## booth
module booth(
    input clk,
    input load,
    input reset,
    input [31:0] M,  
    input [31:0] Q,  
    output reg [63:0] P,  
    output done           
    );
    reg signed [63:0] A;                
    reg signed [31:0] Q_temp;            
    reg signed [31:0] M_temp;            
    reg [4:0] Count;                       
    reg Q_minus_one;                     
    always @(posedge clk)
    begin
        if (reset == 1) 
        begin
            A = 64'b0;
            Q_minus_one = 0;
            P = 64'b0;
            Q_temp = 32'b0;
            M_temp = 32'b0;
            Count = 5'd16;
        end
        else if (load == 1)
        begin
            Q_temp = Q;
            M_temp = M;
            A = 64'b0;    
            Q_minus_one = 0;  
            Count = 5'd16;    
        end
        else if (Count > 5'd0)
        begin
            case ({Q_temp[1:0], Q_minus_one})
                3'b000, 3'b111:   
                    begin
                    end
                3'b001, 3'b010:   
                    begin
                        A = A + {{32{M_temp[31]}}, M_temp};
                    end
                3'b011:   
                    begin
                        A = A + ({{32{M_temp[31]}}, M_temp} << 1); 
                    end
                3'b100:   
                    begin
  ...
For scale: about 2100 cells after synthesis, ~130 flip-flops, about 130 I/O pins, ~15000 um2 of cells after synthesis.
Settings: LEC_CHECK=0, ABC_AREA=0, CAP_MARGIN=10, CELL_PAD_IN_SITES_DETAIL_PLACEMENT=2, CORE_MARGIN=4, CORE_UTILIZATION=40, CTS_CLUSTER_DIAMETER=129, GPL_ROUTABILITY_DRIVEN=1, GPL_TIMING_DRIVEN=0, HOLD_SLACK_MARGIN=0.27, MIN_ROUTING_LAYER=met1, SLEW_MARGIN=20; clock period 5.93 ns.
run.sh (not shown) runs the stock make flow with config.mk's settings and CLKGATE_MAP_FILE=.
The first run completed and failed the layout checks on negative setup slack.
Edit:
==> flow/config.mk (replaced) <==
export PLATFORM = sky130hd
export DESIGN_NAME = booth
export DESIGN_NICKNAME = booth
export VERILOG_FILES = /design/flow/design.v
export SDC_FILE = /design/flow/constraint.sdc
export NUM_CORES = 4
export LEC_CHECK = 0
export CAP_MARGIN = 20
export CORE_MARGIN = 2
export CORE_UTILIZATION = 40
export SLEW_MARGIN = 20
==> flow/constraint.sdc (replaced) <==
create_clock -name core_clock -period 6.53 [get_ports {clk}]
set_input_delay 1.3060 -clock core_clock [delete_from_list [all_inputs] [get_ports {clk}]]
set_output_delay 1.3060 -clock core_clock [all_outputs]
set_load 0.01 [all_outputs]
What happened: This time the run finished clean. Via count drops by 24%. Routed wire length fell by 50%. Count of clock-buffer cells in the layout is unchanged. Area after synthesis stays the same. Worst setup slack improves by 940 ps. Core utilization decreases by 4.0 points. Sequential share of layout area goes up by 1.3 points. Final area goes down by 8.1%. First-iteration DRC count fell by 51%. Final cell count went down by 6.7%.
Edit:
--- a/flow/config.mk
+++ b/flow/config.mk
@@ -10,0 +11,3 @@
+export CTS_CLUSTER_DIAMETER = 395
+export CTS_CLUSTER_SIZE = 98
+export SETUP_SLACK_MARGIN = 2.29
==> flow/constraint.sdc (replaced) <==
create_clock -name core_clock -period 10.0 [get_ports {clk}]
set_input_delay 2.0000 -clock core_clock [delete_from_list [all_inputs] [get_ports {clk}]]
set_output_delay 2.0000 -clock core_clock [all_outputs]
set_load 0.01 [all_outputs]
The new run finished with timing, DRC and antenna clean.
Die area does not change.
Wire length fell by 0.83%.
Utilization barely changes.
Setup slack improved by 3100 ps.

========
The RTL this note starts from:
==> flow/design.v <==
`timescale 1ns / 1ps
module booth(
    input clk,
    input load,
    input reset,
    input [31:0] M,  
    input [31:0] Q,  
    output reg [63:0] P,  
    output done           
    );
    reg signed [63:0] A;                
    reg signed [31:0] Q_temp;            
    reg signed [31:0] M_temp;            
    reg [4:0] Count;                       
    reg Q_minus_one;                     
    always @(posedge clk)
    begin
        if (reset == 1) 
        begin
            A = 64'b0;
            Q_minus_one = 0;
            P = 64'b0;
            Q_temp = 32'b0;
            M_temp = 32'b0;
            Count = 5'd16;
        end
        else if (load == 1)
        begin
            Q_temp = Q;
            M_temp = M;
            A = 64'b0;    
            Q_minus_one = 0;  
            Count = 5'd16;    
        end
        else if (Count > 5'd0)
        begin
            case ({Q_temp[1:0], Q_minus_one})
                3'b000, 3'b111:   
                    begin
                    end
                3'b001, 3'b010:   
                    begin
                        A = A + {{32{M_temp[31]}}, M_temp};
                    end
                3'b011:   
                    begin
                        A = A + ({{32{M_temp[31]}}, M_temp} << 1); 
                    end
                3'b100:   
                    begin
                        A = A - ({{32{M_temp[31]}}, M_temp} << 1); 
                    end
                3'b101, 3'b110:   
                    begin
                        A = A - {{32{M_temp[31]}}, M_temp}; 
                    end
            endcase
            Q_minus_one = Q_temp[1];
            Q_temp = {A[1:0], Q_temp[31:2]};   
            A = {A[63], A[63:2]};   
            Count = Count - 1'b1;
        end
        else
        begin
            Count = 5'b0;
        end
        P = {A[31:0], Q_temp};
    end
    assign done = (Count == 5'd0);
endmodule
==> flow/config.mk <==
export PLATFORM = sky130hd
export DESIGN_NAME = booth
export DESIGN_NICKNAME = booth
export VERILOG_FILES = /design/flow/design.v
export SDC_FILE = /design/flow/constraint.sdc
export NUM_CORES = 4
export LEC_CHECK = 0
export CAP_MARGIN = 20
export CORE_MARGIN = 2
export CORE_UTILIZATION = 70
export CTS_CLUSTER_DIAMETER = 393
export CTS_CLUSTER_SIZE = 98
export SLEW_MARGIN = 20
==> flow/constraint.sdc <==
create_clock -name core_clock -period 10.0 [get_ports {clk}]
set_input_delay 2.0000 -clock core_clock [delete_from_list [all_inputs] [get_ports {clk}]]
set_output_delay 2.0000 -clock core_clock [all_outputs]
set_load 0.01 [all_outputs]
Then changed:
CORE_ASPECT_RATIO = 1.68   (was default)
CORE_UTILIZATION = 40   (was 70)
CTS_CLUSTER_DIAMETER = 392   (was 393)
Sequential power is higher by about 1%.
Total power rises by 1.2%.
Die size grows by 73%.
Final cell count increases by 8.2%.
First-iteration DRC count decreases by 30%.
Via count falls by 4.9%.
Synthesized area does not change.
Synthesized cell count does not change.
Worst hold slack loses 0.0040 ns.
Sequential share of layout area falls by 0.24 points.
Then changed:
CORE_ASPECT_RATIO = 0.7   (was 1.68)
CORE_MARGIN = 9   (was 2)
CTS_CLUSTER_DIAMETER = default   (was 392)
CTS_CLUSTER_SIZE = default   (was 98)
GPL_ROUTABILITY_DRIVEN = 0   (was default)
MAX_ROUTING_LAYER = met4   (was default)
SETUP_SLACK_MARGIN = 0.11   (was default)
Result: Die area rises by 15%; synthesized area is unchanged; global-route usage falls by 4.5 points; sequential share of layout area barely changes; count of clock-buffer cells in the layout stays the same; total power rises by 0.41%; clock skew hardly moves.
Then changed:
CORE_ASPECT_RATIO = default   (was 0.7)
CORE_MARGIN = 2   (was 9)
GPL_ROUTABILITY_DRIVEN = default   (was 0)
MAX_ROUTING_LAYER = default   (was met4)
SETUP_SLACK_MARGIN = default   (was 0.11)
After rerunning: The new run completed without violations. Hold slack stays flat. Setup slack improves by 0.13 ns. Non-clock buffer count decreases by 1. Die area fell by 13%. Clock skew rose by 0.0076 ns. Clock power goes down by 6.1%. Via count is lower by 2.7%. Routed wire length shrinks by 5.9%. Sequential power fell by about 0.7%.
Power and IR drop assume default switching activity.
